===== flow/run.sh =====
#!/bin/bash
# the make line also repeats each setting of config.mk as NAME=value (left out here)
make -C /OpenROAD-flow-scripts/flow DESIGN_CONFIG=/design/flow/config.mk WORK_HOME=/design/flow/orfs CLKGATE_MAP_FILE= finish

===== flow/config.mk =====
export PLATFORM = sky130hd
export DESIGN_NAME = pipelined_cordic
export DESIGN_NICKNAME = pipelined_cordic
export VERILOG_FILES = /design/flow/design.v
export SDC_FILE = /design/flow/constraint.sdc
export NUM_CORES = 4
export LEC_CHECK = 0
export ABC_AREA = 1
export CAP_MARGIN = 20
export CORE_ASPECT_RATIO = 0.5
export CORE_MARGIN = 2
export CORE_UTILIZATION = 72
export CTS_CLUSTER_DIAMETER = 394
export CTS_CLUSTER_SIZE = 99
export PLACE_DENSITY = 0.4
export SETUP_SLACK_MARGIN = 0.28
export SLEW_MARGIN = 20

===== flow/constraint.sdc =====
create_clock -name core_clock -period 1.92 [get_ports {Clk}]
set_input_delay 0.3840 -clock core_clock [delete_from_list [all_inputs] [get_ports {Clk}]]
set_output_delay 0.3840 -clock core_clock [all_outputs]
set_load 0.01 [all_outputs]

===== flow/design.v =====
module pipelined_cordic(
    input Clk, Rst,
    input signed[15:0] x_in, y_in, theta_in,
    output reg signed[15:0] sine_theta,
    output reg signed[15:0] cosine_theta
);
reg signed [15:0] x[0:15], y[0:15], theta[0:15], x_out[0:15], y_out[0:15], theta_out[0:15];
wire signed [15:0] atan_out [0:15];
reg [3:0] stage;  
assign atan_out[0] = 16'b0011001001000100;
assign atan_out[1] = 16'b0001110110101100;
assign atan_out[2] = 16'b0000111110101101;
assign atan_out[3] = 16'b0000011111110101;
assign atan_out[4] = 16'b0000001111111110;
assign atan_out[5] = 16'b0000001000000000;
assign atan_out[6] = 16'b0000000100000000;
assign atan_out[7] = 16'b0000000010000000;
assign atan_out[8] = 16'b0000000001000000;
assign atan_out[9] = 16'b0000000000100000;
assign atan_out[10] = 16'b0000000000010000;
assign atan_out[11] = 16'b0000000000001000;
assign atan_out[12] = 16'b0000000000000100;
assign atan_out[13] = 16'b0000000000000010;
assign atan_out[14] = 16'b0000000000000001;
assign atan_out[15] = 16'b0000000000000000;
genvar i;
generate
    for (i = 0; i < 16; i = i + 1) begin : stages
        always @(posedge Clk or posedge Rst) begin
            if (Rst)
                begin
                    x[i] <= 0;
                    y[i] <= 0;
                    theta[i] <= 0;
                end
            else 
                begin
                    if (i == 0) begin
                        x[i] <= x_in;
                        y[i] <= y_in;
                        theta[i] <= theta_in;
                    end else begin
                        x[i] <= x_out[i-1];
                        y[i] <= y_out[i-1];
                        theta[i] <= theta_out[i-1];
                    end
                end
        end
        always @(*) begin
            if (theta[i][15] == 1) begin
                x_out[i] = x[i] + (y[i] >>> (i));
                y_out[i] = y[i] - (x[i] >>> (i));
                theta_out[i] = theta[i] + atan_out[i];
            end else begin
                x_out[i] = x[i] - (y[i] >>> (i));
                y_out[i] = y[i] + (x[i] >>> (i));
                theta_out[i] = theta[i] - atan_out[i];
            end
        end
    end
endgenerate
always @(posedge Clk or posedge Rst) begin
    if (Rst) begin
        sine_theta <= 0;
        cosine_theta <= 0;
    end else begin
        sine_theta <= y_out[15];  
        cosine_theta <= x_out[15];  
    end
end
endmodule

==> impl_metrics.csv, run 1 <==
group,metric,value,unit
place,placement.io_buffers,81,
logic_synthesis,ys_seq_share,33.5,%
logic_synthesis,area_fraction_in_and_or_nand_and_nor_cells,21.1,%
floorplan,dieArea,83700,um^2
place,finalWeightedCongestion,1.05,
logic_synthesis,synthAoiAreaFrac,11.7,%
logic_synthesis,synth_adder_area_share,17.4,%
floorplan,chipWidth,407,um
place,detailed_place_hpwl,153000,um
logic_synthesis,synth_top_flop_cell,"sky130_fd_sc_hd__dfrtp_1",
logic_synthesis,post_synth_inst_count,7413,
outcome,status,"stopped before the end",
logic_synthesis,synth_async_sr_flop_share,100,%
logic_synthesis,synth-edff-count,0,
logic_synthesis,syn_area,58500,um^2
floorplan,ios,82,
logic_synthesis,syn_area_cell,7.89,um^2
logic_synthesis,yosysMostFrequentCell,"sky130_fd_sc_hd__nand2_1",
outcome,haltStage,"clock tree synthesis",
floorplan,rows,73,
logic_synthesis,syn-num-nets,8250,
logic_synthesis,fraction_of_synthesized_cell_area_in_xor_and_xnor_cells,9.67,%
floorplan,die_h,206,um
logic_synthesis,tally_of_yosys_warning_messages,7,
logic_synthesis,netlist-cell-type-count,54,
logic_synthesis,yosysChipArea,58500,um^2
logic_synthesis,netlist_top_cells_area,"sky130_fd_sc_hd__dfrtp_1 34%, sky130_fd_sc_hd__ha_1 16%, sky130_fd_sc_hd__nand2_1 10%",
logic_synthesis,top_cell_type_by_total_area_after_synthesis,"sky130_fd_sc_hd__dfrtp_1",
place,placed_cell_area,74300,um^2
outcome,first_reported_error,"[ERROR DPL-0033] detailed placement checks failed during check placement.",
logic_synthesis,number_of_storage_elements_in_the_synthesis_netlist,784,
floorplan,initial_cell_density_of_the_core,73.2,%
logic_synthesis,mux_share,0.0342,%
logic_synthesis,top_area_share,33.5,%
logic_synthesis,yosys_stat_cell_total,7413,
logic_synthesis,synth.logic.top_family,"simple AND/OR/NAND/NOR gates",
logic_synthesis,post_synth_most_frequent_cells,"1,618 x sky130_fd_sc_hd__nand2_1, 963 x sky130_fd_sc_hd__inv_1, 784 x sky130_fd_sc_hd__dfrtp_1",
floorplan,core,79900,um^2
## stage by stage
stage	TNS [ps]	utilization, %	worst slack, ps	cells
detailed placement	-213530	93.0	-1020	10178
global placement	-144700	93.0	-861	10178
floorplan	-7303830	-	-9220	7413
==> run 2, diff against run 1 <==
ABC_AREA = unset   (was 1)
CELL_PAD_IN_SITES_DETAIL_PLACEMENT = 1   (was unset)
CELL_PAD_IN_SITES_GLOBAL_PLACEMENT = 1   (was unset)
CORE_ASPECT_RATIO = unset   (was 0.5)
CORE_MARGIN = 9   (was 2)
CORE_UTILIZATION = 43   (was 72)
CTS_CLUSTER_DIAMETER = unset   (was 394)
CTS_CLUSTER_SIZE = unset   (was 99)
MAX_ROUTING_LAYER = met5   (was unset)
PLACE_DENSITY = unset   (was 0.4)
PLACE_DENSITY_LB_ADDON = 0.03   (was unset)
SETUP_SLACK_MARGIN = unset   (was 0.28)
SLEW_MARGIN = 0   (was 20)
clock period = 2.7 ns   (was 1.92 ns; I/O delays follow)
==> run 2 against run 1 <==
Area after synthesis down 9.1%; synthesized cell count fell by 27%; die area increased by 63%; now fails the layout checks on negative setup slack.
==> impl_metrics.csv, run 2 <==
group,metric,value,unit
critical_path,critPathRequiredTime,3280,ps
critical_path,r2r_start,"x[3][4]",
logic_synthesis,synth-edff-count,0,
cells_and_area,fin_cells,8661,
global_route,grt_remaining_overflow,0,
final_timing,slew_viol_final,0,
logic_synthesis,post_synth_inst_count,5422,
critical_path,cp_top_family,"simple AND/OR/NAND/NOR gates",
logic_synthesis,top_area_share,36.9,%
drt,detail-route-antenna-nets,0,
logic_synthesis,ys_seq_share,36.9,%
logic_synthesis,mux_share,1.25,%
critical_path,critical_path_class,"register to register",
drt,n_antenna_cell,0,
logic_synthesis,yosysChipArea,53200,um^2
final_timing,final.setup.worst_slack,-644,ps
floorplan,rows,128,
hold_path,timing.hold.worst_endpoint,"x[0][0]",
logic_synthesis,netlist-cell-type-count,82,
run,cap_viol_max_count,0,
critical_path,worst_r2r_dst,"y[4][13]",
place,dp.cells,8186,
floorplan,ios,82,
cells_and_area,area.growth.synth_to_final,45.1,%
floorplan,dieArea,137000,um^2
critical_path,critical_path_cell_count,16,
drt,post-route-drc-count,0,
hold_path,hold_depth,1,
logic_synthesis,synth.logic.top_family,"adder cells",
outcome,status,"finished with violations",
floorplan,chipWidth,370,um
drt,wirelength_met1,74000,um
logic_synthesis,syn-num-nets,6259,
logic_synthesis,netlist_top_cells_area,"sky130_fd_sc_hd__dfrtp_1 37%, sky130_fd_sc_hd__ha_1 17%, sky130_fd_sc_hd__xnor2_1 8.6%",
cts,numCtsBuffers,92,
logic_synthesis,top_cell_type_by_total_area_after_synthesis,"sky130_fd_sc_hd__dfrtp_1",
final_timing,grt_setup_unrepaired,"yes",
cts,htreeDepth,3,
cts,cts_hold_repair.buffers,0,
critical_path,cp.arrival,3920,ps
drt,met3_layer_wire_length_in_the_routed_design,4680,um
critical_path,worst_setup_sp,"x[3][4]",
final_timing,layout_worst_path_cycle_share,124,%
logic_synthesis,synth_top_flop_cell,"sky130_fd_sc_hd__dfrtp_1",
cts,tritoncts,"built",
logic_synthesis,number_of_storage_elements_in_the_synthesis_netlist,784,
logic_synthesis,post_synth_most_frequent_cells,"784 x sky130_fd_sc_hd__dfrtp_1, 740 x sky130_fd_sc_hd__ha_1, 565 x sky130_fd_sc_hd__a21oi_1",
floorplan,core,122000,um^2
floorplan,initial_cell_density_of_the_core,43.5,%
cts,clock_pin_slew_of_the_registers_on_the_worst_case_setup_and_hold_paths,60,ps
critical_path,r2r.worst_path.cells,16,
drt,wire_per_inst,20.6,um
critical_path,path_buffers,1,
critical_path,r2r_setup_slack,-640,ps
critical_path,cp_slowest_cell,"sky130_fd_sc_hd__or4_4",
place,detailed_place_hpwl,119000,um
drt,first_pass_iters,5,
final_timing,fin_crit,3340,ps
logic_synthesis,syn_area,53200,um^2
drt,vias,46824,
final_timing,hold_viol,0,
logic_synthesis,yosysMostFrequentCell,"sky130_fd_sc_hd__dfrtp_1",
hold_path,hold_crit_path_type,"input port to register",
place,pre_cts_ws,-571,ps
logic_synthesis,synth_async_sr_flop_share,100,%
hold_path,hold_path_startpoint,"x_in[0]",
final_timing,fin_hold_ws,277,ps
logic_synthesis,syn_area_cell,9.81,um^2
final_timing,tightestPinTransition,579,ps
final_timing,setup_viol,139,
cells_and_area,fin_nets,7801,
place,placement.io_buffers,81,
critical_path,crit_fanout,3,
logic_synthesis,tally_of_yosys_warning_messages,7,
drt,viasPerCell,5.41,
global_route,grt_start_max_net_pins,106,
cts,clock_latency,720,ps
logic_synthesis,synth_adder_area_share,19.2,%
critical_path,start_kind,"register",
cts,root_buffer_master,"sky130_fd_sc_hd__clkbuf_16",
run,log.warning_count,92,
drt,detailroute.wirelength.met2,93800,um
place,finalWeightedCongestion,0.858,
final_timing,maxClockFrequency,299,MHz
outcome,violatedChecks,"negative setup slack",
final_timing,worst_setup_skew_after_layout,43.2,ps
critical_path,max_stage_delay,430,ps
logic_synthesis,yosys_stat_cell_total,5422,
global_route,overall_routing_resource_usage,23.5,%
critical_path,setup.worst_path.end_class,"register",
logic_synthesis,area_fraction_in_and_or_nand_and_nor_cells,10.2,%
floorplan,die_h,370,um
final_timing,slew_headroom,61.3,%
drt,totalWireLength,178000,um
global_route,grt_first_pass_wirelength,265000,um
cts,cts_buffer_depth,3,
drt,top_layer_reached_by_signal_wires,"met4",
critical_path,timing.critical_path.to,"y[4][13]",
critical_path,crit_path_frequent_cell,"sky130_fd_sc_hd__xnor2_1",
final_timing,finalSetupTns,-22960,ps
global_route,antenna_found_initial,0,
drt,drt_iter0_drc,2007,
logic_synthesis,synthAoiAreaFrac,17.2,%
cells_and_area,postLayoutCoreUtil,63.1,%
critical_path,crit_chain,"inv_2 -> ha_4 -> nand2b_4 -> or4_4 -> or2_4 -> nor2_2 -> nor2_1 -> xnor2_1 -> ha_1 -> a21oi_2 -> nor2b_1 -> o21ai_1 -> nand2_1 -> a41o_1 -> o41ai_2 -> xnor2_1",
global_route,vias_in_the_first_global_route,50831,
cts,cts.sinks,784,
logic_synthesis,fraction_of_synthesized_cell_area_in_xor_and_xnor_cells,12.3,%
## run 2: cell type report
cell class	instances	area (um^2)
clock inverter	46	558
timing repair buffer	1506	12300
sequential	784	19600
tap	1625	2030
multi-input combinational	4227	38800
clock buffer	120	2570
timing repair inverter	1	5.00
inverter	352	1360
fill	12879	45200
## run 2: metal layers
layer	vias up	global-route usage [%]
met3	355	3.03
met4	0	6.79
li1	22188	-
met1	23665	29.0
met5	-	0
met2	616	42.4
## run 2: per-stage QoR
| step | cell area [um^2] |
|---|---|
| after floorplan | 53600 |
| after global placement | 64700 |
| after detailed placement | 64700 |
| after CTS | 72500 |
| after global routing | 77200 |
| final | 77200 |
## run 2: repair_timing
item / CTS / global route
endpoints found under the setup margin: 214 / 271
buffers inserted: 195 / 186
gates cloned: 0 / 1
pin swaps: 465 / 643
gates resized: 749 / 760
==> run 3, diff against run 2 <==
ABC_AREA = 0   (was unset)
CELL_PAD_IN_SITES_DETAIL_PLACEMENT = unset   (was 1)
CORE_MARGIN = 2   (was 9)
CORE_UTILIZATION = 66   (was 43)
CTS_CLUSTER_DIAMETER = 296   (was unset)
GPL_TIMING_DRIVEN = 0   (was unset)
PLACE_DENSITY = 0.93   (was unset)
PLACE_DENSITY_LB_ADDON = unset   (was 0.03)
SETUP_SLACK_MARGIN = 0.04   (was unset)
SLEW_MARGIN = 20   (was 0)
clock period = 3.3 ns   (was 2.7 ns; I/O delays follow)
==> run 3 against run 2 <==
Now clean on timing, DRC and antenna; first-iteration DRC count rose by 14%; cell count fell by 21%; clock skew fell by 13 ps; register-to-register slack improved by 690 ps; synthesized cell count did not move; worst hold slack improved by 65 ps.
==> impl_metrics.csv, run 3 <==
group,metric,value,unit
critical_path,cp_slowest_cell,"sky130_fd_sc_hd__dfrtp_2",
place,placement.io_buffers,81,
cts,root_buffer_master,"sky130_fd_sc_hd__clkbuf_16",
global_route,grt_first_pass_wirelength,194000,um
drt,totalWireLength,119000,um
logic_synthesis,synth_top_flop_cell,"sky130_fd_sc_hd__dfrtp_1",
cts,numCtsBuffers,86,
place,placed_cell_area,55800,um^2
place,detailed_place_hpwl,88700,um
final_timing,maxClockFrequency,307,MHz
drt,detail-route-antenna-nets,0,
outcome,status,"complete, no violations",
logic_synthesis,top_cell_type_by_total_area_after_synthesis,"sky130_fd_sc_hd__dfrtp_1",
logic_synthesis,fraction_of_synthesized_cell_area_in_xor_and_xnor_cells,12.3,%
cells_and_area,fin_nets,6556,
logic_synthesis,yosys_stat_cell_total,5422,
place,dp.cells,6587,
logic_synthesis,area_fraction_in_and_or_nand_and_nor_cells,10.2,%
drt,vias,39936,
drt,n_antenna_cell,0,
critical_path,worst_setup_sp,"y[2][5]",
final_timing,hold_viol,0,
floorplan,die_h,288,um
logic_synthesis,synth.logic.top_family,"adder cells",
drt,first_pass_iters,5,
final_timing,setup_viol,0,
critical_path,setup.worst_path.end_class,"register",
logic_synthesis,syn-num-nets,6259,
critical_path,r2r.worst_path.cells,13,
drt,post-route-drc-count,0,
logic_synthesis,syn_area_cell,9.81,um^2
cells_and_area,fin_cells,6850,
logic_synthesis,synth_async_sr_flop_share,100,%
floorplan,core,80200,um^2
cts,cts_buffer_depth,3,
critical_path,r2r_start,"y[2][5]",
logic_synthesis,post_synth_inst_count,5422,
cts,cts_hold_repair.buffers,0,
critical_path,critical_path_cell_count,13,
cts,clock_latency,640,ps
logic_synthesis,tally_of_yosys_warning_messages,7,
place,pre_cts_ws,-758,ps
floorplan,chipWidth,288,um
place,finalWeightedCongestion,0.906,
final_timing,final.setup.worst_slack,42.8,ps
final_timing,grt_setup_unrepaired,"yes",
global_route,antenna_found_initial,0,
global_route,grt_start_max_net_pins,39,
floorplan,initial_cell_density_of_the_core,66.4,%
hold_path,hold_crit_path_type,"register to register",
run,cap_viol_max_count,0,
hold_path,hold_depth,0,
critical_path,start_kind,"register",
logic_synthesis,top_area_share,36.9,%
critical_path,critical_path_class,"register to register",
logic_synthesis,post_synth_most_frequent_cells,"784 x sky130_fd_sc_hd__dfrtp_1, 740 x sky130_fd_sc_hd__ha_1, 565 x sky130_fd_sc_hd__a21oi_1",
drt,viasPerCell,5.83,
final_timing,fin_crit,3260,ps
global_route,grt_remaining_overflow,0,
critical_path,path_buffers,0,
critical_path,r2r_setup_slack,40,ps
logic_synthesis,mux_share,1.25,%
cells_and_area,fin_area,61000,um^2
critical_path,max_stage_delay,430,ps
logic_synthesis,synth-edff-count,0,
critical_path,worst_r2r_dst,"x[3][15]",
floorplan,rows,104,
cts,clock_pin_slew_of_the_registers_on_the_worst_case_setup_and_hold_paths,60,ps
critical_path,critPathRequiredTime,3810,ps
cts,htreeDepth,3,
critical_path,crit_fanout,4,
hold_path,hold_path_startpoint,"theta[8][3]",
global_route,overall_routing_resource_usage,28.5,%
logic_synthesis,yosysMostFrequentCell,"sky130_fd_sc_hd__dfrtp_1",
global_route,vias_in_the_first_global_route,39431,
logic_synthesis,yosysChipArea,53200,um^2
logic_synthesis,syn_area,53200,um^2
drt,wire_per_inst,17.4,um
cts,cts.sinks,784,
cts,tritoncts,"built",
critical_path,cp.arrival,3770,ps
final_timing,slew_viol_final,0,
run,log.warning_count,90,
critical_path,cp_top_family,"simple AND/OR/NAND/NOR gates",
floorplan,ios,82,
final_timing,slew_headroom,57.9,%
floorplan,dieArea,82900,um^2
final_timing,layout_worst_path_cycle_share,98.7,%
drt,drt_iter0_drc,2293,
cells_and_area,area.growth.synth_to_final,14.8,%
hold_path,timing.hold.worst_endpoint,"theta[9][3]",
logic_synthesis,ys_seq_share,36.9,%
logic_synthesis,netlist-cell-type-count,82,
logic_synthesis,synth_adder_area_share,19.2,%
logic_synthesis,netlist_top_cells_area,"sky130_fd_sc_hd__dfrtp_1 37%, sky130_fd_sc_hd__ha_1 17%, sky130_fd_sc_hd__xnor2_1 8.6%",
final_timing,tightestPinTransition,630,ps
critical_path,crit_chain,"or3_4 -> nor3_4 -> a21oi_2 -> xor2_1 -> ha_1 -> a21oi_2 -> nor2b_2 -> a221o_1 -> or3_4 -> a41oi_4 -> o31ai_2 -> a21oi_1 -> xnor2_1",
final_timing,worst_setup_skew_after_layout,29.9,ps
critical_path,timing.critical_path.to,"x[3][15]",
logic_synthesis,number_of_storage_elements_in_the_synthesis_netlist,784,
logic_synthesis,synthAoiAreaFrac,17.2,%
[run 3: cell type report]
type,count,area (um^2)
inverter,352,1360
sequential,784,19700
fill,5642,19100
tap,1060,1330
timing repair buffer,216,2130
multi-input combinational,4227,33300
clock inverter,37,408
clock buffer,122,2550
buffer,52,285
[run 3: metrics by stage]
| step | utilization (%) | hold WS (ps) | setup TNS, ps |
|---|---|---|---|
| 5_1_grt | 76.2 | 348 | -301 |
| 4_1_cts | 74.2 | 344 | 0 |
| 6_report | 76.2 | 342 | 0 |
| 3_3_place_gp | 69.0 | 332 | -9206360 |
| 3_5_place_dp | 69.6 | 335 | -34800 |
| 2_1_floorplan | - | 331 | -6363670 |
[run 3: timing repair]
item,in CTS,in global routing
setup buffers,35,76
pin swaps,23,78
cloned,0,0
setup endpoints to repair,171,97
resized,142,256
[run 3: per-layer routing]
metal / GRT usage, % / share of wire, % / up-vias
li1: - / - / 19758
met1: 38.9 / 45 / 19283
met2: 48.1 / 48 / 706
met3: 3.81 / 3.9 / 189
met4: 7.23 / 2.3 / 0
met5: 0 / 0 / -
==> run 4, diff against run 3 <==
ABC_AREA = unset   (was 0)
CAP_MARGIN = 40   (was 20)
CELL_PAD_IN_SITES_GLOBAL_PLACEMENT = unset   (was 1)
CORE_UTILIZATION = 72   (was 66)
CTS_CLUSTER_DIAMETER = 394   (was 296)
GPL_TIMING_DRIVEN = unset   (was 0)
MAX_ROUTING_LAYER = unset   (was met5)
PLACE_DENSITY = 0.67   (was 0.93)
SETUP_SLACK_MARGIN = -0.17   (was 0.04)
clock period = 2.88 ns   (was 3.3 ns; I/O delays follow)
==> run 4 against run 3 <==
The layout now fails its checks (negative setup slack); count of clock-buffer cells in the layout decreased by 2; maximum frequency decreased by 5.4%; worst hold slack improved by 1.1 ps; register-to-register slack got worse by 610 ps; first-iteration DRC count increased by 90%; die area decreased by 8.2%; area after synthesis unchanged; routed wire length increased by 30%; sequential share of layout area decreased by 2.4 points; cell count increased by 6.7%; via count increased by 17%; critical endpoint is now y[4][15].
==> impl_metrics.csv, run 4 <==
group,metric,value,unit
critical_path,r2r.worst_path.cells,17,
final_timing,slew_viol_final,0,
critical_path,worst_r2r_dst,"y[4][15]",
logic_synthesis,yosys_stat_cell_total,5422,
cells_and_area,area.growth.synth_to_final,23.6,%
final_timing,maxClockFrequency,291,MHz
final_timing,hold_viol,0,
logic_synthesis,ys_seq_share,36.9,%
logic_synthesis,synth_adder_area_share,19.2,%
logic_synthesis,synthAoiAreaFrac,17.2,%
cells_and_area,postLayoutCoreUtil,89.9,%
drt,drt_iter0_drc,4367,
logic_synthesis,yosysChipArea,53200,um^2
final_timing,finalSetupTns,-19750,ps
critical_path,critical_path_class,"register to register",
final_timing,tightestPinTransition,602,ps
critical_path,crit_fanout,3,
final_timing,final.setup.worst_slack,-562,ps
floorplan,dieArea,76100,um^2
critical_path,r2r_start,"x[3][4]",
hold_path,hold_depth,0,
critical_path,r2r_setup_slack,-560,ps
global_route,grt_first_pass_wirelength,221000,um
logic_synthesis,fraction_of_synthesized_cell_area_in_xor_and_xnor_cells,12.3,%
logic_synthesis,syn_area,53200,um^2
critical_path,critPathRequiredTime,3400,ps
drt,first_pass_iters,19,
logic_synthesis,top_area_share,36.9,%
cells_and_area,fin_area,65700,um^2
critical_path,cp.arrival,3960,ps
drt,wire_per_inst,21.2,um
cts,tritoncts,"built",
logic_synthesis,syn-num-nets,6259,
floorplan,chipWidth,276,um
floorplan,rows,99,
place,placed_cell_area,60200,um^2
logic_synthesis,post_synth_most_frequent_cells,"784 x sky130_fd_sc_hd__dfrtp_1, 740 x sky130_fd_sc_hd__ha_1, 565 x sky130_fd_sc_hd__a21oi_1",
critical_path,cp_top_family,"simple AND/OR/NAND/NOR gates",
floorplan,initial_cell_density_of_the_core,72.8,%
final_timing,setup_viol,138,
critical_path,worst_setup_sp,"x[3][4]",
drt,totalWireLength,155000,um
drt,post-route-drc-count,0,
global_route,grt_remaining_overflow,0,
cells_and_area,fin_nets,7116,
outcome,violatedChecks,"negative setup slack",
global_route,overall_routing_resource_usage,35.8,%
cells_and_area,final-seq-area,19600,um^2
logic_synthesis,post_synth_inst_count,5422,
logic_synthesis,mux_share,1.25,%
run,log.warning_count,96,
logic_synthesis,tally_of_yosys_warning_messages,7,
cts,numCtsBuffers,85,
global_route,grt_start_max_net_pins,110,
place,finalWeightedCongestion,0.954,
drt,vias,46613,
drt,n_antenna_cell,0,
logic_synthesis,number_of_storage_elements_in_the_synthesis_netlist,784,
drt,viasPerCell,6.38,
global_route,antenna_found_initial,2,
final_timing,fin_crit,3440,ps
final_timing,slew_headroom,59.9,%
cts,htreeDepth,3,
logic_synthesis,synth-edff-count,0,
logic_synthesis,synth_top_flop_cell,"sky130_fd_sc_hd__dfrtp_1",
place,placement.io_buffers,81,
cts,root_buffer_master,"sky130_fd_sc_hd__clkbuf_16",
cts,cts_buffer_depth,3,
hold_path,timing.hold.worst_endpoint,"theta[5][0]",
logic_synthesis,top_cell_type_by_total_area_after_synthesis,"sky130_fd_sc_hd__dfrtp_1",
floorplan,core,73100,um^2
logic_synthesis,netlist-cell-type-count,82,
logic_synthesis,netlist_top_cells_area,"sky130_fd_sc_hd__dfrtp_1 37%, sky130_fd_sc_hd__ha_1 17%, sky130_fd_sc_hd__xnor2_1 8.6%",
floorplan,die_h,276,um
outcome,status,"finished with violations",
final_timing,layout_worst_path_cycle_share,120,%
critical_path,timing.critical_path.to,"y[4][15]",
logic_synthesis,synth_async_sr_flop_share,100,%
cells_and_area,logic_area,34000,um^2
hold_path,hold_path_startpoint,"theta[4][0]",
run,cap_viol_max_count,0,
cts,cts.sinks,784,
final_timing,grt_setup_unrepaired,"yes",
final_timing,worst_setup_skew_after_layout,35.1,ps
drt,detail-route-antenna-nets,0,
critical_path,crit_chain,"inv_2 -> ha_4 -> nand2b_4 -> or4_4 -> or2_4 -> nor2_4 -> nor2_2 -> xnor2_1 -> ha_1 -> a21oi_2 -> nor2b_1 -> o21ai_1 -> nand2_1 -> a41o_1 -> o21ai_1 -> a21oi_1 -> xnor2_1",
logic_synthesis,synth.logic.top_family,"adder cells",
critical_path,cp_slowest_cell,"sky130_fd_sc_hd__or4_4",
logic_synthesis,syn_area_cell,9.81,um^2
critical_path,setup.worst_path.end_class,"register",
hold_path,hold_crit_path_type,"register to register",
critical_path,max_stage_delay,530,ps
critical_path,start_kind,"register",
critical_path,critical_path_cell_count,17,
critical_path,path_buffers,1,
cts,clock_pin_slew_of_the_registers_on_the_worst_case_setup_and_hold_paths,60,ps
place,detailed_place_hpwl,99700,um
cells_and_area,filler_cell_count,3223,
cts,clock_latency,660,ps
global_route,vias_in_the_first_global_route,45093,
floorplan,ios,82,
logic_synthesis,yosysMostFrequentCell,"sky130_fd_sc_hd__dfrtp_1",
logic_synthesis,area_fraction_in_and_or_nand_and_nor_cells,10.2,%
-- run 4: final cells by class --
class | count | share of cell area, %
Clock buffer | 120 | 3.84
Clock inverter | 35 | 0.672
Inverter | 352 | 2.05
Multi-Input combinational cell | 4227 | 51.7
Sequential cell | 784 | 29.9
Tap cell | 959 | 1.83
Timing Repair Buffer | 829 | 10.1
-- run 4: what timing repair did --
action                                  in CTS  in global routing
buffers inserted                            13                 76
endpoints found under the setup margin      46                134
pin swaps                                   44                196
cloned                                       0                  0
hold buffers                                 0                  0
resized                                     85                348
-- run 4: through the flow --
| step | instances | setup slack (ps) | hold WS, ps |
|---|---|---|---|
| finish | 7306 | -562 | 343 |
| global route | 7306 | -684 | 348 |
| CTS | 7244 | -315 | 346 |
| detailed placement | 7076 | -390 | 335 |
| global placement | 7076 | -355 | 332 |
| floorplan | 5422 | -8450 | 331 |
-- run 4: routing by layer --
metal,GRT usage (%),wire [um]
met1,44.8,59300
met2,62.9,76500
met3,5.19,10500
met4,13.7,8410
met5,0,0
==> run 5, diff against run 4 <==
ABC_AREA = 1   (was unset)
CELL_PAD_IN_SITES_GLOBAL_PLACEMENT = 2   (was unset)
CORE_UTILIZATION = 64   (was 72)
CTS_CLUSTER_DIAMETER = unset   (was 394)
MAX_ROUTING_LAYER = met4   (was unset)
PLACE_DENSITY = 0.78   (was 0.67)
SETUP_SLACK_MARGIN = unset   (was -0.17)
clock period = 6.42 ns   (was 2.88 ns; I/O delays follow)
==> run 5 against run 4 <==
The flow now stops in global placement without I/O; synthesized cell count up 37%; area after synthesis up 10%; die area up 23%.
==> impl_metrics.csv, run 5 <==
group,metric,value,unit
logic_synthesis,post_synth_inst_count,7413,
logic_synthesis,mux_share,0.0342,%
outcome,first_reported_error,"[ERROR GPL-0301] Utilization 118.557 % exceeds 100%.",
logic_synthesis,post_synth_most_frequent_cells,"1,618 x sky130_fd_sc_hd__nand2_1, 963 x sky130_fd_sc_hd__inv_1, 784 x sky130_fd_sc_hd__dfrtp_1",
logic_synthesis,yosys_stat_cell_total,7413,
logic_synthesis,top_cell_type_by_total_area_after_synthesis,"sky130_fd_sc_hd__dfrtp_1",
logic_synthesis,top_area_share,33.5,%
floorplan,chipWidth,306,um
floorplan,dieArea,93800,um^2
logic_synthesis,syn_area,58500,um^2
logic_synthesis,synth_top_flop_cell,"sky130_fd_sc_hd__dfrtp_1",
logic_synthesis,netlist-cell-type-count,54,
logic_synthesis,synth-edff-count,0,
logic_synthesis,yosysChipArea,58500,um^2
logic_synthesis,area_fraction_in_and_or_nand_and_nor_cells,21.1,%
logic_synthesis,fraction_of_synthesized_cell_area_in_xor_and_xnor_cells,9.67,%
logic_synthesis,netlist_top_cells_area,"sky130_fd_sc_hd__dfrtp_1 34%, sky130_fd_sc_hd__ha_1 16%, sky130_fd_sc_hd__nand2_1 10%",
outcome,haltStage,"global placement without I/O",
logic_synthesis,synth_adder_area_share,17.4,%
logic_synthesis,tally_of_yosys_warning_messages,7,
logic_synthesis,yosysMostFrequentCell,"sky130_fd_sc_hd__nand2_1",
logic_synthesis,number_of_storage_elements_in_the_synthesis_netlist,784,
logic_synthesis,syn_area_cell,7.89,um^2
logic_synthesis,syn-num-nets,8250,
logic_synthesis,synthAoiAreaFrac,11.7,%
floorplan,core,90300,um^2
floorplan,rows,110,
outcome,status,"stopped before the end",
logic_synthesis,ys_seq_share,33.5,%
floorplan,die_h,306,um
logic_synthesis,synth.logic.top_family,"simple AND/OR/NAND/NOR gates",
logic_synthesis,synth_async_sr_flop_share,100,%
floorplan,initial_cell_density_of_the_core,64.8,%
==> run 6, diff against run 5 <==
ABC_AREA = unset   (was 1)
CAP_MARGIN = 30   (was 40)
CELL_PAD_IN_SITES_GLOBAL_PLACEMENT = unset   (was 2)
CORE_ASPECT_RATIO = 1.61   (was unset)
CORE_UTILIZATION = 48   (was 64)
GPL_TIMING_DRIVEN = 0   (was unset)
HOLD_SLACK_MARGIN = 0.18   (was unset)
MAX_ROUTING_LAYER = unset   (was met4)
PLACE_DENSITY = 0.67   (was 0.78)
clock period = 4.5 ns   (was 6.42 ns; I/O delays follow)
==> run 6 against run 5 <==
The run now finishes clean; die area up 21%; area after synthesis down 9.1%; synthesized cell count down 27%.
==> impl_metrics.csv, run 6 <==
group,metric,value,unit
outcome,status,"complete, no violations",
global_route,antenna_found_initial,1,
critical_path,cp_top_family,"AND-OR/OR-AND gates",
logic_synthesis,post_synth_inst_count,5422,
critical_path,worst_r2r_dst,"x[13][15]",
final_timing,layout_worst_path_cycle_share,93.1,%
floorplan,dieArea,114000,um^2
logic_synthesis,post_synth_most_frequent_cells,"784 x sky130_fd_sc_hd__dfrtp_1, 740 x sky130_fd_sc_hd__ha_1, 565 x sky130_fd_sc_hd__a21oi_1",
place,finalWeightedCongestion,0.913,
logic_synthesis,synthAoiAreaFrac,17.2,%
logic_synthesis,synth_adder_area_share,19.2,%
cells_and_area,filler_cell_count,9774,
critical_path,critical_path_cell_count,12,
floorplan,die_h,426,um
critical_path,crit_chain,"clkbuf_1 -> clkinvlp_4 -> a21oi_1 -> ha_1 -> o21a_1 -> o21ai_0 -> nand2b_1 -> and3_1 -> a221oi_1 -> o21ai_1 -> a21oi_1 -> xnor2_1",
critical_path,start_kind,"register",
critical_path,critical_path_class,"register to register",
cts,clock_latency,700,ps
logic_synthesis,synth_async_sr_flop_share,100,%
logic_synthesis,synth-edff-count,0,
hold_path,hold_depth,0,
logic_synthesis,yosys_stat_cell_total,5422,
cts,clock_pin_slew_of_the_registers_on_the_worst_case_setup_and_hold_paths,70,ps
global_route,grt_start_max_net_pins,37,
drt,n_antenna_cell,0,
run,log.warning_count,88,
critical_path,r2r_start,"theta[12][15]",
cells_and_area,area.growth.synth_to_final,11.3,%
critical_path,crit_fanout,21,
logic_synthesis,netlist-cell-type-count,82,
drt,drt_iter0_drc,1559,
critical_path,cp_slowest_cell,"sky130_fd_sc_hd__a221oi_1",
floorplan,core,110000,um^2
critical_path,timing.critical_path.to,"x[13][15]",
logic_synthesis,yosysChipArea,53200,um^2
cells_and_area,fin_nets,6453,
final_timing,tightestPinTransition,869,ps
drt,wire_per_inst,17.0,um
final_timing,fin_crit,4190,ps
final_timing,final.setup.worst_slack,312,ps
run,cap_viol_max_count,0,
logic_synthesis,top_area_share,36.9,%
cts,cts_buffer_depth,3,
hold_path,hold_path_startpoint,"theta[9][0]",
logic_synthesis,top_cell_type_by_total_area_after_synthesis,"sky130_fd_sc_hd__dfrtp_1",
logic_synthesis,syn-num-nets,6259,
cts,cts.sinks,784,
floorplan,rows,155,
global_route,vias_in_the_first_global_route,41296,
drt,totalWireLength,121000,um
cts,root_buffer_master,"sky130_fd_sc_hd__clkbuf_16",
cts,post_cts.repair.setup_buffers,0,
logic_synthesis,mux_share,1.25,%
logic_synthesis,synth_top_flop_cell,"sky130_fd_sc_hd__dfrtp_1",
place,placement.io_buffers,81,
global_route,grt_remaining_overflow,0,
place,dp.cells,6942,
final_timing,worst_setup_skew_after_layout,42.7,ps
logic_synthesis,synth.logic.top_family,"adder cells",
floorplan,ios,82,
cells_and_area,fin_cells,7095,
hold_path,hold_crit_path_type,"register to register",
critical_path,r2r_setup_slack,310,ps
drt,viasPerCell,5.57,
critical_path,worst_setup_sp,"theta[12][15]",
final_timing,slew_viol_final,0,
final_timing,slew_headroom,40.9,%
final_timing,grt_setup_unrepaired,"no",
logic_synthesis,syn_area_cell,9.81,um^2
critical_path,r2r.worst_path.cells,12,
cts,tritoncts,"built",
final_timing,setup_viol,0,
drt,first_pass_iters,5,
critical_path,path_buffers,2,
place,pre_cts_ws,120,ps
cts,htreeDepth,3,
drt,post-route-drc-count,0,
final_timing,maxClockFrequency,239,MHz
logic_synthesis,netlist_top_cells_area,"sky130_fd_sc_hd__dfrtp_1 37%, sky130_fd_sc_hd__ha_1 17%, sky130_fd_sc_hd__xnor2_1 8.6%",
floorplan,initial_cell_density_of_the_core,48.2,%
cts,numCtsBuffers,82,
critical_path,cp.arrival,4790,ps
logic_synthesis,ys_seq_share,36.9,%
critical_path,max_stage_delay,640,ps
logic_synthesis,number_of_storage_elements_in_the_synthesis_netlist,784,
logic_synthesis,fraction_of_synthesized_cell_area_in_xor_and_xnor_cells,12.3,%
logic_synthesis,area_fraction_in_and_or_nand_and_nor_cells,10.2,%
hold_path,timing.hold.worst_endpoint,"theta[10][0]",
logic_synthesis,syn_area,53200,um^2
place,detailed_place_hpwl,97600,um
drt,vias,39506,
floorplan,chipWidth,266,um
critical_path,crit_path_frequent_cell,"sky130_fd_sc_hd__a21oi_1",
critical_path,critPathRequiredTime,5100,ps
global_route,grt_first_pass_wirelength,197000,um
logic_synthesis,tally_of_yosys_warning_messages,7,
global_route,overall_routing_resource_usage,21.5,%
critical_path,setup.worst_path.end_class,"register",
final_timing,fin_hold_ws,347,ps
cts,cts_hold_repair.buffers,0,
logic_synthesis,yosysMostFrequentCell,"sky130_fd_sc_hd__dfrtp_1",
final_timing,hold_viol,0,
drt,detail-route-antenna-nets,0,
==> run 6: layer usage <==
layer / vias to the layer above / share of wire [%] / track usage [%]
met5: - / 0 / 0
met4: 0 / 6.1 / 12.9
met3: 329 / 2.5 / 2.51
met2: 630 / 59 / 46.1
met1: 19044 / 32 / 17.9
li1: 19503 / - / -
==> run 6: repair_timing <==
action                                 4_1_cts  5_1_grt
endpoints found under the hold margin        0        0
setup endpoints to repair                    0        2
gates resized                                0        1
==> run 6: final cells by class <==
| type | count | area, um^2 | area share (%) |
|---|---|---|---|
| Clock buffer | 116 | 2340 | 3.95 |
| Multi-Input combinational cell | 4227 | 32000 | 54.1 |
| Timing Repair Buffer | 110 | 1360 | 2.30 |
| Buffer | 59 | 226 | 0.383 |
| Inverter | 352 | 1330 | 2.25 |
| Sequential cell | 784 | 19600 | 33.2 |
| Tap cell | 1413 | 1770 | 2.99 |
| Clock inverter | 34 | 509 | 0.861 |
==> run 6: through the flow <==
stage	util, %	TNS, ps	instance area [um^2]
3_3_place_gp	50.5	-9029150	55800
6_report	53.6	0	59200
3_5_place_dp	51.0	0	56300
5_1_grt	53.6	0	59200
2_1_floorplan	-	-5611030	53200
4_1_cts	53.6	0	59100
==> run 7, diff against run 6 <==
CAP_MARGIN = 10   (was 30)
CORE_ASPECT_RATIO = unset   (was 1.61)
CORE_UTILIZATION = 72   (was 48)
CTS_CLUSTER_SIZE = 25   (was unset)
GPL_TIMING_DRIVEN = unset   (was 0)
HOLD_SLACK_MARGIN = unset   (was 0.18)
PLACE_DENSITY = unset   (was 0.67)
SETUP_SLACK_MARGIN = 0.91   (was unset)
clock period = 3.33 ns   (was 4.5 ns; I/O delays follow)
==> run 7 against run 6 <==
Now fails the layout checks on negative setup slack; global-route usage increased by 14 points; non-clock buffer count increased by 396; synthesized cell count unchanged; via count increased by 21%; register-to-register slack got worse by 1400 ps; utilization increased by 37 points; die area decreased by 33%; count of clock-buffer cells in the layout increased by 5; worst hold slack got worse by 11 ps; cell count decreased by 0.75%; largest cell class unchanged; highest routed layer is now met5.
==> impl_metrics.csv, run 7 <==
group,metric,value,unit
logic_synthesis,yosysChipArea,53200,um^2
logic_synthesis,ys_seq_share,36.9,%
logic_synthesis,netlist-cell-type-count,82,
critical_path,r2r_setup_slack,-1050,ps
final_timing,hold_viol,0,
cells_and_area,fin_area,66400,um^2
cells_and_area,logic_area,36400,um^2
final_timing,final.setup.worst_slack,-1050,ps
final_timing,slew_viol_final,0,
floorplan,die_h,276,um
final_timing,worst_setup_skew_after_layout,28.3,ps
critical_path,crit_path_frequent_cell,"sky130_fd_sc_hd__xnor2_1",
critical_path,r2r.worst_path.cells,13,
critical_path,critPathRequiredTime,3780,ps
logic_synthesis,yosys_stat_cell_total,5422,
floorplan,dieArea,76100,um^2
critical_path,cp.arrival,4830,ps
logic_synthesis,top_area_share,36.9,%
drt,detail-route-antenna-nets,0,
drt,vias,47699,
drt,post-route-drc-count,0,
place,placed_cell_area,56300,um^2
global_route,grt_remaining_overflow,0,
logic_synthesis,synth-edff-count,0,
logic_synthesis,tally_of_yosys_warning_messages,7,
logic_synthesis,area_fraction_in_and_or_nand_and_nor_cells,10.2,%
place,finalWeightedCongestion,0.992,
drt,wire_per_inst,24.2,um
final_timing,layout_worst_path_cycle_share,132,%
cts,cts.sinks,784,
logic_synthesis,synth_async_sr_flop_share,100,%
logic_synthesis,synth_top_flop_cell,"sky130_fd_sc_hd__dfrtp_1",
critical_path,worst_r2r_dst,"y[11][14]",
cts,tritoncts,"built",
logic_synthesis,syn-num-nets,6259,
cells_and_area,final-seq-area,19700,um^2
hold_path,hold_crit_path_type,"register to register",
critical_path,max_stage_delay,1110,ps
cells_and_area,area.growth.synth_to_final,24.9,%
cts,clock_pin_slew_of_the_registers_on_the_worst_case_setup_and_hold_paths,70,ps
floorplan,core,73100,um^2
critical_path,crit_chain,"buf_6 -> inv_2 -> ha_4 -> nor2_1 -> xnor2_1 -> ha_1 -> a21o_1 -> a21oi_1 -> o21ai_1 -> nand2_1 -> o21bai_1 -> a221oi_1 -> xnor2_1",
final_timing,tightestPinTransition,1310,ps
logic_synthesis,post_synth_inst_count,5422,
logic_synthesis,fraction_of_synthesized_cell_area_in_xor_and_xnor_cells,12.3,%
cts,numCtsBuffers,84,
run,cap_viol_max_count,0,
logic_synthesis,yosysMostFrequentCell,"sky130_fd_sc_hd__dfrtp_1",
global_route,grt_first_pass_wirelength,219000,um
critical_path,path_buffers,2,
critical_path,cp_slowest_cell,"sky130_fd_sc_hd__a221oi_1",
run,log.warning_count,92,
hold_path,hold_depth,0,
cells_and_area,fin_nets,6851,
cells_and_area,postLayoutCoreUtil,90.9,%
cts,cts_hold_repair.buffers,0,
drt,totalWireLength,170000,um
final_timing,grt_setup_unrepaired,"yes",
final_timing,fin_hold_ws,336,ps
place,placement.io_buffers,81,
final_timing,maxClockFrequency,228,MHz
final_timing,setup_viol,11,
floorplan,rows,99,
critical_path,crit_fanout,3,
cts,root_buffer_master,"sky130_fd_sc_hd__clkbuf_16",
floorplan,ios,82,
critical_path,setup.worst_path.end_class,"register",
cts,clock_latency,670,ps
global_route,grt_start_max_net_pins,96,
final_timing,slew_headroom,12.7,%
critical_path,critical_path_cell_count,13,
logic_synthesis,syn_area,53200,um^2
critical_path,critical_path_class,"register to register",
critical_path,start_kind,"register",
cts,cts_buffer_depth,3,
floorplan,initial_cell_density_of_the_core,72.8,%
logic_synthesis,syn_area_cell,9.81,um^2
logic_synthesis,synth.logic.top_family,"adder cells",
logic_synthesis,top_cell_type_by_total_area_after_synthesis,"sky130_fd_sc_hd__dfrtp_1",
final_timing,fin_crit,4380,ps
place,detailed_place_hpwl,92800,um
critical_path,cp_top_family,"AND-OR/OR-AND gates",
logic_synthesis,mux_share,1.25,%
outcome,status,"finished with violations",
logic_synthesis,number_of_storage_elements_in_the_synthesis_netlist,784,
logic_synthesis,post_synth_most_frequent_cells,"784 x sky130_fd_sc_hd__dfrtp_1, 740 x sky130_fd_sc_hd__ha_1, 565 x sky130_fd_sc_hd__a21oi_1",
logic_synthesis,netlist_top_cells_area,"sky130_fd_sc_hd__dfrtp_1 37%, sky130_fd_sc_hd__ha_1 17%, sky130_fd_sc_hd__xnor2_1 8.6%",
drt,viasPerCell,6.77,
hold_path,timing.hold.worst_endpoint,"theta[6][3]",
global_route,vias_in_the_first_global_route,43729,
drt,drt_iter0_drc,5274,
global_route,overall_routing_resource_usage,35.6,%
critical_path,worst_setup_sp,"x[10][10]",
cts,htreeDepth,3,
place,pre_cts_ws,42.8,ps
logic_synthesis,synthAoiAreaFrac,17.2,%
logic_synthesis,synth_adder_area_share,19.2,%
floorplan,chipWidth,276,um
critical_path,r2r_start,"x[10][10]",
global_route,antenna_found_initial,9,
hold_path,hold_path_startpoint,"theta[5][3]",
critical_path,timing.critical_path.to,"y[11][14]",
outcome,violatedChecks,"negative setup slack",
drt,first_pass_iters,19,
cells_and_area,filler_cell_count,2857,
## run 7: what timing repair did
action / CTS / global route
pin swaps: 276 / 355
resized: 406 / 564
buffers inserted: 217 / 151
setup endpoints to repair: 353 / 394
## run 7: final cells by class
class                           count  area share (%)
Tap cell                          959            1.81
Clock buffer                      121            3.74
Multi-Input combinational cell   4227            54.8
Timing Repair Buffer              565            7.28
Antenna cell                        2         0.00754
Clock inverter                     32           0.652
Inverter                          352            2.08
Sequential cell                   784            29.7
## run 7: layer usage
layer / up-vias / global-route usage, % / routed length (um)
met3: 1060 / 5.46 / 14500
met4: 12 / 14.2 / 11700
met5: - / 0 / 76
met2: 3095 / 62.3 / 81600
met1: 23193 / 44.1 / 62400
li1: 20339 / - / -
## run 7: metrics by stage
stage	cells	setup TNS, ps
2_1_floorplan	5422	-6344860
3_3_place_gp	6519	0
3_5_place_dp	6519	0
4_1_cts	6889	0
5_1_grt	7040	-2510
6_report	7042	-1750
==> run 8, diff against run 7 <==
CAP_MARGIN = 20   (was 10)
CELL_PAD_IN_SITES_DETAIL_PLACEMENT = 1   (was unset)
CTS_CLUSTER_DIAMETER = 100   (was unset)
CTS_CLUSTER_SIZE = unset   (was 25)
GPL_ROUTABILITY_DRIVEN = 1   (was unset)
GPL_TIMING_DRIVEN = 1   (was unset)
MIN_ROUTING_LAYER = met1   (was unset)
PLACE_DENSITY = 0.66   (was unset)
SETUP_SLACK_MARGIN = unset   (was 0.91)
SLEW_MARGIN = 10   (was 20)
TNS_END_PERCENT = 5   (was unset)
clock period = 2.29 ns   (was 3.33 ns; I/O delays follow)
==> run 8 against run 7 <==
The run now fails in detailed placement; area after synthesis did not move; synthesized cell count stayed put; die area unchanged.
==> impl_metrics.csv, run 8 <==
group,metric,value,unit
logic_synthesis,fraction_of_synthesized_cell_area_in_xor_and_xnor_cells,12.3,%
logic_synthesis,yosysChipArea,53200,um^2
logic_synthesis,mux_share,1.25,%
logic_synthesis,yosys_stat_cell_total,5422,
logic_synthesis,syn-num-nets,6259,
logic_synthesis,netlist_top_cells_area,"sky130_fd_sc_hd__dfrtp_1 37%, sky130_fd_sc_hd__ha_1 17%, sky130_fd_sc_hd__xnor2_1 8.6%",
logic_synthesis,syn_area,53200,um^2
logic_synthesis,synthAoiAreaFrac,17.2,%
place,finalWeightedCongestion,0.936,
logic_synthesis,top_cell_type_by_total_area_after_synthesis,"sky130_fd_sc_hd__dfrtp_1",
logic_synthesis,synth_top_flop_cell,"sky130_fd_sc_hd__dfrtp_1",
logic_synthesis,ys_seq_share,36.9,%
floorplan,die_h,276,um
logic_synthesis,synth-edff-count,0,
floorplan,chipWidth,276,um
place,placement.io_buffers,81,
logic_synthesis,area_fraction_in_and_or_nand_and_nor_cells,10.2,%
floorplan,initial_cell_density_of_the_core,72.8,%
logic_synthesis,netlist-cell-type-count,82,
outcome,haltStage,"detailed placement",
logic_synthesis,yosysMostFrequentCell,"sky130_fd_sc_hd__dfrtp_1",
logic_synthesis,post_synth_inst_count,5422,
floorplan,core,73100,um^2
logic_synthesis,synth_async_sr_flop_share,100,%
floorplan,rows,99,
outcome,first_reported_error,"[ERROR DPL-0033] detailed placement checks failed during check placement.",
logic_synthesis,number_of_storage_elements_in_the_synthesis_netlist,784,
outcome,status,"stopped before the end",
logic_synthesis,post_synth_most_frequent_cells,"784 x sky130_fd_sc_hd__dfrtp_1, 740 x sky130_fd_sc_hd__ha_1, 565 x sky130_fd_sc_hd__a21oi_1",
floorplan,dieArea,76100,um^2
logic_synthesis,synth_adder_area_share,19.2,%
logic_synthesis,top_area_share,36.9,%
logic_synthesis,tally_of_yosys_warning_messages,7,
logic_synthesis,synth.logic.top_family,"adder cells",
logic_synthesis,syn_area_cell,9.81,um^2
floorplan,ios,82,
[run 8: stage by stage]
stage / hold slack, ps / setup TNS, ps / cell area [um^2]
after global placement: 332 / -124260 / 66900
after floorplan: 331 / -7122690 / 53200
==> run 9, diff against run 8 <==
CELL_PAD_IN_SITES_DETAIL_PLACEMENT = unset   (was 1)
CORE_UTILIZATION = 61   (was 72)
CTS_CLUSTER_DIAMETER = unset   (was 100)
GPL_ROUTABILITY_DRIVEN = unset   (was 1)
GPL_TIMING_DRIVEN = unset   (was 1)
MIN_ROUTING_LAYER = unset   (was met1)
PLACE_DENSITY = unset   (was 0.66)
SETUP_SLACK_MARGIN = 0.8   (was unset)
SLEW_MARGIN = 20   (was 10)
TNS_END_PERCENT = unset   (was 5)
clock period = 3.07 ns   (was 2.29 ns; I/O delays follow)
==> run 9 against run 8 <==
Now fails the layout checks on negative setup slack; die area is 18% higher; synthesized cell count did not move; area after synthesis unchanged.
==> impl_metrics.csv, run 9 <==
group,metric,value,unit
outcome,status,"finished with violations",
outcome,violatedChecks,"negative setup slack",
hold_path,hold_depth,0,
place,finalWeightedCongestion,0.928,
final_timing,slew_viol_final,0,
cts,clock_latency,650,ps
final_timing,grt_setup_unrepaired,"yes",
drt,wire_per_inst,17.8,um
run,log.warning_count,94,
final_timing,maxClockFrequency,305,MHz
logic_synthesis,synth_adder_area_share,19.2,%
logic_synthesis,yosysChipArea,53200,um^2
logic_synthesis,netlist-cell-type-count,82,
final_timing,tightestPinTransition,757,ps
floorplan,dieArea,89600,um^2
cells_and_area,final-seq-area,19700,um^2
final_timing,layout_worst_path_cycle_share,107,%
place,detailed_place_hpwl,93300,um
critical_path,start_kind,"register",
logic_synthesis,fraction_of_synthesized_cell_area_in_xor_and_xnor_cells,12.3,%
logic_synthesis,ys_seq_share,36.9,%
global_route,antenna_found_initial,0,
drt,detail-route-antenna-nets,0,
hold_path,hold_path_startpoint,"theta[6][7]",
cells_and_area,fin_nets,6988,
cts,htreeDepth,3,
critical_path,r2r.worst_path.cells,15,
logic_synthesis,synth.logic.top_family,"adder cells",
critical_path,r2r_start,"x[3][4]",
global_route,vias_in_the_first_global_route,41898,
critical_path,critPathRequiredTime,3600,ps
critical_path,crit_chain,"inv_1 -> ha_2 -> nand2b_1 -> or4_4 -> or2_4 -> buf_4 -> o41ai_2 -> xor2_1 -> ha_1 -> buf_4 -> nand4_1 -> o21ai_4 -> o21a_1 -> nor2_1 -> xnor2_1",
cts,cts_hold_repair.buffers,0,
critical_path,critical_path_cell_count,15,
logic_synthesis,top_cell_type_by_total_area_after_synthesis,"sky130_fd_sc_hd__dfrtp_1",
global_route,grt_start_max_net_pins,122,
floorplan,initial_cell_density_of_the_core,61.4,%
final_timing,hold_viol,0,
run,cap_viol_max_count,0,
critical_path,cp.arrival,3810,ps
logic_synthesis,number_of_storage_elements_in_the_synthesis_netlist,784,
cts,numCtsBuffers,87,
logic_synthesis,top_area_share,36.9,%
floorplan,chipWidth,299,um
cells_and_area,area.growth.synth_to_final,26.9,%
final_timing,fin_crit,3280,ps
critical_path,crit_path_frequent_cell,"sky130_fd_sc_hd__buf_4",
logic_synthesis,area_fraction_in_and_or_nand_and_nor_cells,10.2,%
critical_path,cp_top_family,"simple AND/OR/NAND/NOR gates",
cts,clock_pin_slew_of_the_registers_on_the_worst_case_setup_and_hold_paths,60,ps
critical_path,worst_setup_sp,"x[3][4]",
logic_synthesis,post_synth_most_frequent_cells,"784 x sky130_fd_sc_hd__dfrtp_1, 740 x sky130_fd_sc_hd__ha_1, 565 x sky130_fd_sc_hd__a21oi_1",
global_route,overall_routing_resource_usage,28.2,%
cts,cts.sinks,784,
critical_path,setup.worst_path.end_class,"register",
drt,post-route-drc-count,0,
hold_path,timing.hold.worst_endpoint,"theta[7][7]",
critical_path,max_stage_delay,430,ps
drt,first_pass_iters,5,
logic_synthesis,syn-num-nets,6259,
cts,cts_buffer_depth,3,
final_timing,final.setup.worst_slack,-209,ps
hold_path,hold_crit_path_type,"register to register",
critical_path,timing.critical_path.to,"y[4][12]",
logic_synthesis,tally_of_yosys_warning_messages,7,
global_route,grt_remaining_overflow,0,
floorplan,die_h,299,um
critical_path,r2r_setup_slack,-210,ps
logic_synthesis,syn_area_cell,9.81,um^2
cts,root_buffer_master,"sky130_fd_sc_hd__clkbuf_16",
drt,n_antenna_cell,0,
place,placement.io_buffers,81,
final_timing,worst_setup_skew_after_layout,21.7,ps
logic_synthesis,netlist_top_cells_area,"sky130_fd_sc_hd__dfrtp_1 37%, sky130_fd_sc_hd__ha_1 17%, sky130_fd_sc_hd__xnor2_1 8.6%",
logic_synthesis,mux_share,1.25,%
cells_and_area,filler_cell_count,5793,
floorplan,rows,108,
logic_synthesis,syn_area,53200,um^2
cells_and_area,logic_area,36100,um^2
critical_path,crit_fanout,3,
cts,tritoncts,"built",
critical_path,cp_slowest_cell,"sky130_fd_sc_hd__or4_4",
logic_synthesis,synth_top_flop_cell,"sky130_fd_sc_hd__dfrtp_1",
final_timing,setup_viol,5,
logic_synthesis,synthAoiAreaFrac,17.2,%
floorplan,ios,82,
logic_synthesis,yosys_stat_cell_total,5422,
place,pre_cts_ws,-118,ps
drt,vias,42203,
critical_path,worst_r2r_dst,"y[4][12]",
logic_synthesis,yosysMostFrequentCell,"sky130_fd_sc_hd__dfrtp_1",
final_timing,slew_headroom,49.2,%
drt,viasPerCell,5.72,
logic_synthesis,post_synth_inst_count,5422,
global_route,grt_first_pass_wirelength,209000,um
critical_path,path_buffers,3,
logic_synthesis,synth_async_sr_flop_share,100,%
logic_synthesis,synth-edff-count,0,
drt,totalWireLength,131000,um
floorplan,core,86600,um^2
critical_path,critical_path_class,"register to register",
drt,drt_iter0_drc,2543,
run 9: cell type report:
type,count,share of cell area [%]
clock inverter,35,0.749
clock buffer,124,3.84
timing repair buffer,699,8.67
sequential,784,29.1
tap,1155,2.14
multi-input combinational,4227,53.5
inverter,352,2.02
run 9: timing repair:
action,in CTS,in global routing
buffers inserted,138,132
setup endpoints to repair,402,425
cloned,1,0
resized,497,385
pin swaps,315,274
run 9: through the flow:
| step | cells | hold slack [ps] | setup TNS, ps | cell area, um^2 | util [%] |
|---|---|---|---|---|---|
| 2_1_floorplan | 5422 | 331 | -6507930 | 53600 | - |
| 3_3_place_gp | 6946 | 332 | -72.8 | 58300 | 67.3 |
| 3_5_place_dp | 6946 | 335 | -843 | 58300 | 67.3 |
| 4_1_cts | 7244 | 342 | -311 | 64700 | 74.7 |
| 5_1_grt | 7376 | 351 | -2030 | 67500 | 77.9 |
| 6_report | 7376 | 343 | -799 | 67500 | 77.9 |
run 9: metal layers:
layer,vias to the layer above,GRT usage (%),part of all wire [%]
met5,-,0,0
met4,0,7.87,2.5
met3,230,3.15,3.7
met2,809,49.2,50
met1,20587,37.4,43
li1,20577,-,-
==> run 10, diff against run 9 <==
CORE_UTILIZATION = 72   (was 61)
CTS_CLUSTER_DIAMETER = 327   (was unset)
CTS_CLUSTER_SIZE = 96   (was unset)
PLACE_DENSITY_LB_ADDON = 0.07   (was unset)
SETUP_SLACK_MARGIN = unset   (was 0.8)
TNS_END_PERCENT = 5   (was unset)
clock period = 2.41 ns   (was 3.07 ns; I/O delays follow)
==> run 10 against run 9 <==
The flow now stops in global routing; synthesized cell count stayed put; area after synthesis unchanged; die area fell by 15%.
==> impl_metrics.csv, run 10 <==
group,metric,value,unit
outcome,status,"stopped before the end",
outcome,haltStage,"global routing",
outcome,first_reported_error,"[ERROR GRT-0232] Routing congestion too high. Check the congestion heatmap in the GUI.",
logic_synthesis,synth_top_flop_cell,"sky130_fd_sc_hd__dfrtp_1",
logic_synthesis,netlist-cell-type-count,82,
global_route,overall_routing_resource_usage,107,%
place,detailed_place_hpwl,119000,um
logic_synthesis,synth_async_sr_flop_share,100,%
logic_synthesis,post_synth_most_frequent_cells,"784 x sky130_fd_sc_hd__dfrtp_1, 740 x sky130_fd_sc_hd__ha_1, 565 x sky130_fd_sc_hd__a21oi_1",
logic_synthesis,syn_area,53200,um^2
place,finalWeightedCongestion,0.962,
global_route,grt_remaining_overflow,9059,
cts,cts.sinks,784,
floorplan,initial_cell_density_of_the_core,72.8,%
logic_synthesis,top_area_share,36.9,%
cts,cts_buffer_depth,3,
floorplan,dieArea,76100,um^2
logic_synthesis,yosys_stat_cell_total,5422,
logic_synthesis,top_cell_type_by_total_area_after_synthesis,"sky130_fd_sc_hd__dfrtp_1",
logic_synthesis,netlist_top_cells_area,"sky130_fd_sc_hd__dfrtp_1 37%, sky130_fd_sc_hd__ha_1 17%, sky130_fd_sc_hd__xnor2_1 8.6%",
logic_synthesis,ys_seq_share,36.9,%
floorplan,chipWidth,276,um
cts,numCtsBuffers,12,
cts,root_buffer_master,"sky130_fd_sc_hd__clkbuf_16",
logic_synthesis,synth-edff-count,0,
logic_synthesis,post_synth_inst_count,5422,
floorplan,die_h,276,um
floorplan,ios,82,
cts,htreeDepth,1,
logic_synthesis,fraction_of_synthesized_cell_area_in_xor_and_xnor_cells,12.3,%
logic_synthesis,synth.logic.top_family,"adder cells",
floorplan,rows,99,
logic_synthesis,syn-num-nets,6259,
logic_synthesis,synthAoiAreaFrac,17.2,%
floorplan,core,73100,um^2
logic_synthesis,yosysMostFrequentCell,"sky130_fd_sc_hd__dfrtp_1",
logic_synthesis,synth_adder_area_share,19.2,%
logic_synthesis,tally_of_yosys_warning_messages,7,
logic_synthesis,mux_share,1.25,%
place,placement.io_buffers,81,
logic_synthesis,area_fraction_in_and_or_nand_and_nor_cells,10.2,%
logic_synthesis,syn_area_cell,9.81,um^2
logic_synthesis,number_of_storage_elements_in_the_synthesis_netlist,784,
logic_synthesis,yosysChipArea,53200,um^2
run 10: what timing repair did:
action                     CTS
pin swaps                  250
buffers inserted            71
setup endpoints to repair  371
resized                    536
hold buffers                 0
run 10: metrics by stage:
step / worst slack (ps) / cell area, um^2 / cells
floorplan: -8830 / 53200 / 5422
global placement: -840 / 65800 / 7827
detailed placement: -1010 / 65800 / 7827
CTS: -820 / 68900 / 7912
run 10: per-layer routing:
layer	global-route usage, %	overflow
met2	147	7230
met3	77.7	112
met5	46.8	15
met1	90.2	46
met4	121	1656
==> run 11, diff against run 10 <==
CELL_PAD_IN_SITES_DETAIL_PLACEMENT = 2   (was unset)
CELL_PAD_IN_SITES_GLOBAL_PLACEMENT = 0   (was unset)
CORE_MARGIN = 7   (was 2)
CORE_UTILIZATION = 25   (was 72)
CTS_CLUSTER_DIAMETER = unset   (was 327)
CTS_CLUSTER_SIZE = unset   (was 96)
MIN_ROUTING_LAYER = met1   (was unset)
PLACE_DENSITY_LB_ADDON = 0.25   (was 0.07)
SETUP_SLACK_MARGIN = 0.18   (was unset)
TNS_END_PERCENT = unset   (was 5)
clock period = 3.93 ns   (was 2.41 ns; I/O delays follow)
==> run 11 against run 10 <==
The run now finishes clean; synthesized cell count unchanged; die area increased to 3.0 times the previous value; area after synthesis unchanged.
==> impl_metrics.csv, run 11 <==
group,metric,value,unit
logic_synthesis,yosysMostFrequentCell,"sky130_fd_sc_hd__dfrtp_1",
critical_path,r2r_start,"x[13][15]",
logic_synthesis,synth_adder_area_share,19.2,%
logic_synthesis,post_synth_most_frequent_cells,"784 x sky130_fd_sc_hd__dfrtp_1, 740 x sky130_fd_sc_hd__ha_1, 565 x sky130_fd_sc_hd__a21oi_1",
cts,root_buffer_master,"sky130_fd_sc_hd__clkbuf_16",
cts,cts.sinks,784,
logic_synthesis,mux_share,1.25,%
final_timing,hold_viol,0,
logic_synthesis,synthAoiAreaFrac,17.2,%
floorplan,dieArea,226000,um^2
logic_synthesis,synth_async_sr_flop_share,100,%
cells_and_area,final-seq-area,19600,um^2
logic_synthesis,yosys_stat_cell_total,5422,
global_route,overall_routing_resource_usage,13.0,%
place,dp.cells,8324,
cts,cts_hold_repair.buffers,0,
logic_synthesis,netlist-cell-type-count,82,
floorplan,ios,82,
critical_path,timing.critical_path.to,"y[14][15]",
logic_synthesis,ys_seq_share,36.9,%
global_route,antenna_found_initial,4,
outcome,status,"complete, no violations",
drt,totalWireLength,149000,um
logic_synthesis,syn_area,53200,um^2
logic_synthesis,synth-edff-count,0,
cells_and_area,fin_cells,8498,
logic_synthesis,syn-num-nets,6259,
logic_synthesis,number_of_storage_elements_in_the_synthesis_netlist,784,
logic_synthesis,post_synth_inst_count,5422,
floorplan,die_h,475,um
logic_synthesis,netlist_top_cells_area,"sky130_fd_sc_hd__dfrtp_1 37%, sky130_fd_sc_hd__ha_1 17%, sky130_fd_sc_hd__xnor2_1 8.6%",
critical_path,max_stage_delay,460,ps
critical_path,critPathRequiredTime,4560,ps
final_timing,slew_viol_final,0,
cts,numCtsBuffers,94,
global_route,grt_first_pass_wirelength,246000,um
final_timing,slew_headroom,40.5,%
logic_synthesis,tally_of_yosys_warning_messages,7,
floorplan,chipWidth,475,um
final_timing,setup_viol,0,
drt,post-route-drc-count,0,
place,finalWeightedCongestion,0.811,
critical_path,critical_path_class,"register to register",
cts,clock_pin_slew_of_the_registers_on_the_worst_case_setup_and_hold_paths,70,ps
global_route,grt_remaining_overflow,0,
final_timing,maxClockFrequency,280,MHz
hold_path,hold_path_startpoint,"theta[6][4]",
logic_synthesis,synth_top_flop_cell,"sky130_fd_sc_hd__dfrtp_1",
floorplan,core,212000,um^2
logic_synthesis,top_cell_type_by_total_area_after_synthesis,"sky130_fd_sc_hd__dfrtp_1",
logic_synthesis,fraction_of_synthesized_cell_area_in_xor_and_xnor_cells,12.3,%
hold_path,hold_depth,0,
drt,detail-route-antenna-nets,0,
logic_synthesis,synth.logic.top_family,"adder cells",
critical_path,start_kind,"register",
final_timing,grt_setup_unrepaired,"no",
floorplan,rows,169,
logic_synthesis,top_area_share,36.9,%
place,placement.io_buffers,81,
critical_path,worst_setup_sp,"x[13][15]",
logic_synthesis,syn_area_cell,9.81,um^2
place,detailed_place_hpwl,118000,um
floorplan,initial_cell_density_of_the_core,25.1,%
cts,htreeDepth,3,
critical_path,cp_top_family,"AND-OR/OR-AND gates",
cts,cts_buffer_depth,3,
logic_synthesis,area_fraction_in_and_or_nand_and_nor_cells,10.2,%
logic_synthesis,yosysChipArea,53200,um^2
run 11: what timing repair did:
item                                    CTS  global route
resized                                   0             9
endpoints found under the setup margin    0             9
endpoints found under the hold margin     0             0
setup buffers                             0             0
run 11: layout make-up:
class | count | area share (%)
Multi-Input combinational cell | 4227 | 52.3
Sequential cell | 784 | 32.0
Tap cell | 2821 | 5.76
Clock buffer | 131 | 4.41
Timing Repair Buffer | 140 | 2.31
Inverter | 352 | 2.16
Clock inverter | 41 | 0.999
Antenna cell | 2 | 0.00817
run 11: metrics by stage:
stage	setup TNS [ps]	setup WS, ps	area [um^2]	utilization (%)	hold WS [ps]
floorplan	-5968540	-7610	53200	-	331
global placement	0	457	57900	27.4	334
detailed placement	0	358	57900	27.4	336
CTS	0	272	61200	28.9	304
global route	0	139	61300	28.9	310
finish	0	363	61300	28.9	306
run 11: metal layers:
layer  GRT usage, %  vias up  part of all wire [%]
met5              0        -                     0
met4           3.54        0                   2.6
met3           1.77      214                   2.4
met2           25.1      377                    53
met1           15.0    20562                    42
li1               -    19417                     -
